Design adder_32bit, start of the top module:
module adder_32bit(
    input clk,
    input rst,
    input [31:0] i_a,
    input [31:0] i_b,
    input i_vld,
    output reg [31:0] o_res,
    output reg o_res_vld,
    output reg overflow
);
Size in the first run: ~3700 cells after synthesis.
export LEC_CHECK = 0
export CAP_MARGIN = 20
export CELL_PAD_IN_SITES_GLOBAL_PLACEMENT = 3
export CORE_MARGIN = 2
export CORE_UTILIZATION = 40
export CTS_CLUSTER_DIAMETER = 116
export GPL_ROUTABILITY_DRIVEN = 0
export HOLD_SLACK_MARGIN = 0.3
export MAX_ROUTING_LAYER = met4
export PLACE_DENSITY_LB_ADDON = 0.15
export SLEW_MARGIN = 20
export TNS_END_PERCENT = 95
create_clock -name core_clock -period 40.0 [get_ports {clk}]
run.sh (not shown) runs the stock make flow with config.mk's settings and CLKGATE_MAP_FILE=.
The starting point never finished: it broke off in global placement without I/O, error FLW-0024.
Next try:
--- a/flow/config.mk
+++ b/flow/config.mk
@@ -7,3 +7,4 @@
 export LEC_CHECK = 0
-export CAP_MARGIN = 20
+export ABC_AREA = 0
+export CAP_MARGIN = 25
 export CELL_PAD_IN_SITES_GLOBAL_PLACEMENT = 3
@@ -16,3 +17,4 @@
 export PLACE_DENSITY_LB_ADDON = 0.15
+export SETUP_SLACK_MARGIN = -2.0
 export SLEW_MARGIN = 20
-export TNS_END_PERCENT = 95
+export TNS_END_PERCENT = 90
==> flow/constraint.sdc (replaced) <==
create_clock -name core_clock -period 37.2 [get_ports {clk}]
set_input_delay 7.4400 -clock core_clock [delete_from_list [all_inputs] [get_ports {clk}]]
set_output_delay 7.4400 -clock core_clock [all_outputs]
set_load 0.01 [all_outputs]
The new run died in global placement without I/O.
Area after synthesis is unchanged.
Die size does not change.
Synthesized cell count is unchanged.
Next try:
==> flow/config.mk (replaced) <==
export PLATFORM = sky130hd
export DESIGN_NAME = adder_32bit
export DESIGN_NICKNAME = adder_32bit
export VERILOG_FILES = /design/flow/design.v
export SDC_FILE = /design/flow/constraint.sdc
export NUM_CORES = 4
export LEC_CHECK = 0
export CAP_MARGIN = 20
export CORE_MARGIN = 2
export CORE_UTILIZATION = 40
export SLEW_MARGIN = 20
==> flow/constraint.sdc (replaced) <==
create_clock -name core_clock -period 28.0 [get_ports {clk}]
set_input_delay 5.6000 -clock core_clock [delete_from_list [all_inputs] [get_ports {clk}]]
set_output_delay 5.6000 -clock core_clock [all_outputs]
set_load 0.01 [all_outputs]
Outcome: The new run finished but failed the layout checks on setup timing; die size does not change; synthesized area does not change; synthesized cell count does not change.


## P
adder_32bit again, from the RTL that the note above started with.
Settings: LEC_CHECK=0, ABC_AREA=1, CAP_MARGIN=20, CORE_MARGIN=2, CORE_UTILIZATION=70, CTS_CLUSTER_SIZE=89, HOLD_SLACK_MARGIN=-0.1, MAX_ROUTING_LAYER=met4, SLEW_MARGIN=20; clock period 36.2 ns.
Per the final summary, P finished and its layout is clean on timing, DRC and antenna.
For Q, these inputs were changed with respect to P:
# P
export LEC_CHECK = 0
export ABC_AREA = 1
export CAP_MARGIN = 20
export CORE_MARGIN = 2
export CORE_UTILIZATION = 70
export CTS_CLUSTER_SIZE = 89
export HOLD_SLACK_MARGIN = -0.1
export MAX_ROUTING_LAYER = met4
export SLEW_MARGIN = 20
create_clock -name core_clock -period 36.2 [get_ports {clk}]
# Q
export LEC_CHECK = 0
export CAP_MARGIN = 20
export CORE_MARGIN = 2
export CORE_UTILIZATION = 70
export CTS_CLUSTER_DIAMETER = 147
export SLEW_MARGIN = 20
create_clock -name core_clock -period 22.2 [get_ports {clk}]
Results
Flow for Q halted at detailed placement, error code DPL-0038. Between Q and P, the cell count in the Yosys report is higher for P. Delta (Q minus P): mux contribution to synthesized area went up; synthesized chip area reported by yosys went down; post-synthesis area per instance went up; final weighted congestion in routability-driven placement went up. Q against P: cell area after technology mapping down about 15%; instance tally after logic synthesis down about 25%; die size down 6000 um^2.
The inputs of R differ from those of Q as listed below.
# Q
export LEC_CHECK = 0
export CAP_MARGIN = 20
export CORE_MARGIN = 2
export CORE_UTILIZATION = 70
export CTS_CLUSTER_DIAMETER = 147
export SLEW_MARGIN = 20
create_clock -name core_clock -period 22.2 [get_ports {clk}]
# R
export LEC_CHECK = 0
export CAP_MARGIN = 20
export CORE_MARGIN = 2
export CORE_UTILIZATION = 58
export HOLD_SLACK_MARGIN = -0.09
export SLEW_MARGIN = 20
create_clock -name core_clock -period 37.2 [get_ports {clk}]
Results
R has completed all stages; timing, DRC and antenna checks passed. Q has a lower vertical extent of the die than R. There was hardly any difference in count of library flops with an enable pin between Q and R. [compare] base=Q new=R: number of cell instances after yosys synthesis has remained practically unchanged; share of synthesized cell area in and, or, nand and nor gates saw little to no change; pre-placement core utilization went down 13 points; die area moved up. R vs. Q: final weighted congestion in routability-driven placement fell by about 9%, cell area after technology mapping stayed essentially flat.
[inputs] S vs R
# R
export LEC_CHECK = 0
export CAP_MARGIN = 20
export CORE_MARGIN = 2
export CORE_UTILIZATION = 58
export HOLD_SLACK_MARGIN = -0.09
export SLEW_MARGIN = 20
create_clock -name core_clock -period 37.2 [get_ports {clk}]
# S
export LEC_CHECK = 0
export CAP_MARGIN = 20
export CORE_MARGIN = 2
export CORE_UTILIZATION = 58
export SETUP_SLACK_MARGIN = -2.0
export SLEW_MARGIN = 20
create_clock -name core_clock -period 27.8 [get_ports {clk}]
==> comparison <==
- No final results exist for S, since it was stopped by error GRT-0116 during global routing.
- Area fraction in xor and xnor cells: S vs R — no meaningful difference
- Register bit count reported by yosys came out exactly the same in R and S.
- Between R and S, the number of cells upsized or downsized after cts is lower for R.
- Diff R -> S: final weighted congestion in routability-driven placement now larger; total instance count after detailed placement went up by 22%.
- [compare] base=R new=S: net count after synthesis level; pre-CTS setup slack now sits lower; average footprint of a synthesized cell held.
- Cell area after placement delta for S relative to R: about 27% higher
- Summary of S over R: post-detailed-placement half-perimeter wirelength went up about 20%; total core area held.


The RTL this note starts from:
==> flow/design.v <==
`timescale 1ns / 1ps
module CompareAndShift32Bit (
    input [7:0] exp_a,
    input [7:0] exp_b,
    input [23:0] man_a,
    input [23:0] man_b,
    output reg [23:0] al_man_a,
    output reg [23:0] al_man_b,
    output reg [7:0] shift
);
    always @(*) begin
        if (exp_a > exp_b) begin
            shift = exp_a - exp_b;
            al_man_a = man_a;
            al_man_b = man_b >> shift;
        end else begin
            shift = exp_b - exp_a;
            al_man_a = man_a >> shift;
            al_man_b = man_b;
        end
    end
endmodule
`timescale 1ns / 1ps
module Addition32Bit (
    input sign_a,
    input sign_b,
    input [23:0] a,b,
    output reg [24:0] res,
    output reg sign_res
    );
    always @(*) begin
        if (sign_a == sign_b) begin
            sign_res = sign_a;   
            res = a+b;
        end
        else if (a >= b) begin
            res = a - b;
            sign_res = sign_a;
        end
        else begin
            res = b - a;
            sign_res = sign_b;
        end
    end
endmodule	
`timescale 1ns / 1ps
module Normalization32Bit (
    input [24:0] res,
    input [7:0] exp_base,
    output reg [23:0] man_res,
    output reg [7:0] exp_res,
    output reg overflow
);
    reg [24:0] normalized_result;
    integer i;
    always @(*) begin
        normalized_result = res;
        exp_res = exp_base;
        if (normalized_result[24]) begin
            normalized_result = normalized_result >> 1;
            exp_res = exp_base + 1;
        end else begin
            for (i = 0; i < 24; i = i + 1) begin
                if (normalized_result[23] == 0 && exp_res > 0) begin
                    normalized_result = normalized_result << 1;
                    exp_res = exp_res - 1;
                end
            end
            if (normalized_result == 25'b0)
                exp_res = 8'b0;
        end
        man_res = normalized_result[23:0];
        overflow = (exp_res >= 8'b11111111);
    end
endmodule
`timescale 1ns / 1ps
module adder_32bit(
    input clk,
    input rst,
    input [31:0] i_a,
    input [31:0] i_b,
    input i_vld,
    output reg [31:0] o_res,
    output reg o_res_vld,
    output reg overflow
);
wire [7:0] shift;
wire [23:0] al_man_a, al_man_b;
wire sign_a, sign_b, sign_res;
wire [7:0] exp_a, exp_b, exp_res;
wire [23:0] man_a, man_b, man_res;
wire [24:0] res;
wire operation_overflow;
assign sign_a = i_a[31];
assign sign_b = i_b[31];
assign exp_a = i_a[30:23];
assign exp_b = i_b[30:23];
assign man_a = (exp_a == 8'b0) ? {1'b0, i_a[22:0]} : {1'b1, i_a[22:0]};  
assign man_b = (exp_b == 8'b0) ? {1'b0, i_b[22:0]} : {1'b1, i_b[22:0]};
wire is_nan_a = ((exp_a == 8'b11111111) && (man_a[22:0] != 0));  
wire is_nan_b = ((exp_b == 8'b11111111) && (man_b[22:0] != 0));
wire is_inf_a = ((exp_a == 8'b11111111) && (man_a[22:0] == 0));
wire is_inf_b = ((exp_b == 8'b11111111) && (man_b[22:0] == 0));
wire is_zero_a = ((i_a[30:0] == 0));  
wire is_zero_b = ((i_b[30:0] == 0));
CompareAndShift32Bit u_CompareAndShift32Bit (
    .exp_a(exp_a),           
    .exp_b(exp_b),           
    .man_a(man_a),           
    .man_b(man_b),           
    .al_man_a(al_man_a),     
    .al_man_b(al_man_b),     
    .shift(shift)            
);
Addition32Bit u_Addition32Bit (
    .sign_a(sign_a),         
    .sign_b(sign_b),         
    .a(al_man_a),            
    .b(al_man_b),            
    .res(res),               
    .sign_res(sign_res)      
);
Normalization32Bit u_Normalization32Bit (
    .res(res),                                   
    .exp_base((exp_a > exp_b) ? exp_a : exp_b),  
    .man_res(man_res),                           
    .exp_res(exp_res),                           
    .overflow(operation_overflow)                
);
always @(posedge clk or posedge rst) begin
    if (rst) begin
        o_res <= 32'b0;
        o_res_vld <= 1'b0;
        overflow <= 1'b0;
    end else if (i_vld) begin
        if (is_nan_a || is_nan_b || (is_inf_a && is_inf_b && (sign_a != sign_b))) begin
            o_res <= 32'h7FC00000;  
            overflow <= 1'b1;
        end 
        else if (is_inf_a || is_inf_b) begin
            o_res <= is_inf_a ? i_a : i_b;  
            overflow <= 1'b1;
        end 
        else if (is_zero_a && is_zero_b) begin
            o_res <= 32'b0;  
            overflow <= 1'b0;
        end 
        else begin
        o_res <= {sign_res, exp_res, man_res[22:0]};
        o_res_vld <= 1'b1;
        overflow <= operation_overflow;
        end
        o_res_vld <= 1'b1;
    end else begin
        o_res_vld <= 1'b0;
    end
end
endmodule
Settings: LEC_CHECK=0, CAP_MARGIN=0, CELL_PAD_IN_SITES_GLOBAL_PLACEMENT=0, CORE_ASPECT_RATIO=0.92, CORE_MARGIN=2, CORE_UTILIZATION=68, CTS_CLUSTER_DIAMETER=355, CTS_CLUSTER_SIZE=34, GPL_ROUTABILITY_DRIVEN=0, HOLD_SLACK_MARGIN=-0.09, MIN_ROUTING_LAYER=met1, SLEW_MARGIN=15; clock period 54.5 ns.
The first run completed with no timing, DRC or antenna violations.
Change:
- CAP_MARGIN: 0 -> 20
- CELL_PAD_IN_SITES_GLOBAL_PLACEMENT: 0 -> default
- CORE_ASPECT_RATIO: 0.92 -> default
- CORE_UTILIZATION: 68 -> 61
- CTS_CLUSTER_DIAMETER: 355 -> default
- CTS_CLUSTER_SIZE: 34 -> default
- GPL_ROUTABILITY_DRIVEN: 0 -> default
- HOLD_SLACK_MARGIN: -0.09 -> default
- MIN_ROUTING_LAYER: met1 -> default
- SLEW_MARGIN: 15 -> 20
- clock period: 54.5 -> 57.3 ns (I/O delays scaled with it)
Effect: Sequential share of layout area stays flat. Via count goes down by 2.6%. Register-to-register slack gets better by 2800 ps. Worst setup slack gets better by 880 ps. Die size goes up by 11%. Global-route usage goes down by 3.5 points. Count of clock-buffer cells in the layout goes down by 1.
Change:
- ABC_AREA: default -> 1
- TNS_END_PERCENT: default -> 5
- clock period: 57.3 -> 33.1 ns (I/O delays scaled with it)
Clock-buffer cell count does not change.
Routed wire length goes up by about 5.6%.
Hold slack gets worse by 34 ps.
Change:
- ABC_AREA: 1 -> default
- CORE_UTILIZATION: 61 -> 56
- TNS_END_PERCENT: 5 -> default
- clock period: 33.1 -> 13.6 ns (I/O delays scaled with it)
- Now the flow did not get past global routing (5_1_grt) with GRT-0232
- synthesized cell count is lower by 25%
- die size is lower by 7.0%
- synthesized area is lower by 15%


== run 1 ==
Starts from the design.v that is shown in full above.
make LEC_CHECK=0 CAP_MARGIN=20 CORE_MARGIN=2 CORE_UTILIZATION=66 CTS_CLUSTER_SIZE=90 HOLD_SLACK_MARGIN=-0.09 SETUP_SLACK_MARGIN=-2.0 SLEW_MARGIN=20 finish   # period 37.2 ns
Although run 1 finished all stages, its layout failed final checks on setup timing.
Inputs modified between run 1 and run 2:
Settings: a deleted HOLD_SLACK_MARGIN that had been -0.09; a change of CTS_CLUSTER_SIZE from 90 to 98; a deleted SETUP_SLACK_MARGIN that had been -2.0; a change of CORE_UTILIZATION from 66 to 50; a change of the clock period (ns, I/O delays scaled along) from 37.2 to 35.4.
Notes after the runs:
Compared with run 1, in run 2 floorplan die height higher; fraction of synthesized cell area in xor and xnor cells roughly the same; antenna cell count lower.
[run 2] flow finished | final checks: failed | reasons: setup timing
Changes observed in run 2 relative to run 1: largest incremental delay on the critical path went down; wire length climbed 22%; number of gates resized after cts +153.
The half-perimeter wire length after detailed placement in run 2 is 1.19 times that in run 1.
Here is what was changed in the inputs of run 3 compared with run 2.
Settings: HOLD_SLACK_MARGIN newly set to 0.29; CORE_UTILIZATION changed from 50 to 72; CTS_CLUSTER_SIZE removed (was 98); the clock period (ns, I/O delays scaled along) changed from 35.4 to 25.6.
Notes after the runs:
Reported for run 3 and run 2, average cell area after synthesis turned out identical to the last digit. Run 3 against run 2: flip-flop and latch count after synthesis shows no meaningful change; I/O pin count shows no meaningful change. Run 3 never completed, since it errored out during detailed placement (3_5_place_dp). In run 2 the implementation completed, yet the final layout does not meet the checks, the culprit being setup timing. Area of the core down 30% in run 3 wrt run 2.
The following lists how run 4 was set up differently from run 3:
Settings: CORE_UTILIZATION: 72 -> 40; HOLD_SLACK_MARGIN: 0.29 -> unset; the clock period (ns, I/O delays scaled along): 25.6 -> 40.0.
Findings:
From run 3 to run 4, synthesis area per yosys did not move at all. Going from run 3 to run 4, horizontal die dimension +about 33%, initial core utilization -33 points, core box area +81%, area after synthesis ~0 delta. Measured against run 4, the die area of run 3 comes out at 0.56 times the reference value. Run 4 completed; timing, DRC and antenna clean.
[inputs] run 5 vs run 4
Settings: CTS_CLUSTER_DIAMETER newly set to 116; TNS_END_PERCENT newly set to 60; MAX_ROUTING_LAYER newly set to met4; PLACE_DENSITY_LB_ADDON newly set to 0.15; GPL_ROUTABILITY_DRIVEN newly set to 0; CELL_PAD_IN_SITES_GLOBAL_PLACEMENT newly set to 1; HOLD_SLACK_MARGIN newly set to 0.3; SETUP_SLACK_MARGIN newly set to 4.76.
==> results <==
The run showing the smaller total routing usage reported by global routing is run 4. Met1 usage in global routing: run 5 vs run 4 up 0.72 points. sky130_fd_sc_hd__a2111oi_4 as the critical-path cell with the highest stage delay was reported by run 5, and sky130_fd_sc_hd__clkdlybuf4s50_1 by run 4. Re global routing met2 resource utilization: run 5 and run 4 aren't equal, and the lower value belongs to run 4. In run 5, average detailed-routed wire length per instance is higher than in run 4. Run 5 ends up with a flop share of the area that is 0.24 points lower than in run 4. Run 5 ended up with a lower headroom to the max-slew limit than run 4 did. First-pass GRT wire length, run 5 and run 4: larger value in run 5. Lower number of filler cells placed in the layout was reported by run 5, not run 4. Comparing the two runs side by side, run 5 comes out ahead of run 4 on final critical delay including setup and external delays.


== lane 1 ==
RTL: the design.v shown in full above, as it stands there.
Settings: LEC_CHECK=0, CAP_MARGIN=20, CELL_PAD_IN_SITES_GLOBAL_PLACEMENT=0, CORE_ASPECT_RATIO=1.05, CORE_MARGIN=2, CORE_UTILIZATION=68, CTS_CLUSTER_DIAMETER=355, CTS_CLUSTER_SIZE=34, GPL_ROUTABILITY_DRIVEN=0, HOLD_SLACK_MARGIN=-0.0, MIN_ROUTING_LAYER=met1, SLEW_MARGIN=15; clock period 54.5 ns.
--- input diff lane 1..lane 2 ---
# lane 1
export LEC_CHECK = 0
export CAP_MARGIN = 20
export CELL_PAD_IN_SITES_GLOBAL_PLACEMENT = 0
export CORE_ASPECT_RATIO = 1.05
export CORE_MARGIN = 2
export CORE_UTILIZATION = 68
export CTS_CLUSTER_DIAMETER = 355
export CTS_CLUSTER_SIZE = 34
export GPL_ROUTABILITY_DRIVEN = 0
export HOLD_SLACK_MARGIN = -0.0
export MIN_ROUTING_LAYER = met1
export SLEW_MARGIN = 15
create_clock -name core_clock -period 54.5 [get_ports {clk}]
# lane 2
export LEC_CHECK = 0
export CAP_MARGIN = 20
export CORE_MARGIN = 2
export CORE_UTILIZATION = 65
export SLEW_MARGIN = 20
create_clock -name core_clock -period 27.0 [get_ports {clk}]
### Flow results
NOTE: area inside the core boundary in lane 2 exceeds that of lane 1
Lane 1 -> lane 2: number of top-level pins delta 0, exact match
As of lane 2, HPWL reported at the end of detailed placement had risen by more than half compared to lane 1.
Status: lane 2 FAILED at clock tree synthesis (4_1_cts) (tool error)
Diff lane 1 -> lane 2: count of library flops with an enable pin now sits at about the same level, count of cell types in the netlist about even.
The x dimension of the die in lane 2 sits 8.8 um above the value recorded for lane 1.
The inputs of lane 3 differ from those of lane 2 as listed below.
# lane 2
export LEC_CHECK = 0
export CAP_MARGIN = 20
export CORE_MARGIN = 2
export CORE_UTILIZATION = 65
export SLEW_MARGIN = 20
create_clock -name core_clock -period 27.0 [get_ports {clk}]
# lane 3
export LEC_CHECK = 0
export CAP_MARGIN = 20
export CORE_MARGIN = 2
export CORE_UTILIZATION = 22
export SLEW_MARGIN = 20
create_clock -name core_clock -period 39.1 [get_ports {clk}]
## What came out
Run status, lane 2: aborted in clock tree synthesis (4_1_cts), error DPL-0038. Lane 3 finished every step from synthesis to the final layout, and the layout passed the timing, design-rule and antenna checks. Compared with lane 2, lane 3 shows share of the core filled by cells before placement lower by 43 points. Lane 3 against lane 2; area of the core is up by more than 100%. Delta(worst slack after detailed placement, lane 3 - lane 2) > 0. Lane 2 -> lane 3: sequential-to-total area share from yosys stat delta 0, exact match. Of lane 2 and lane 3, lane 2 shows the lower die area, with lane 3 above it. Against lane 2, die height in lane 3 rose by more than half.
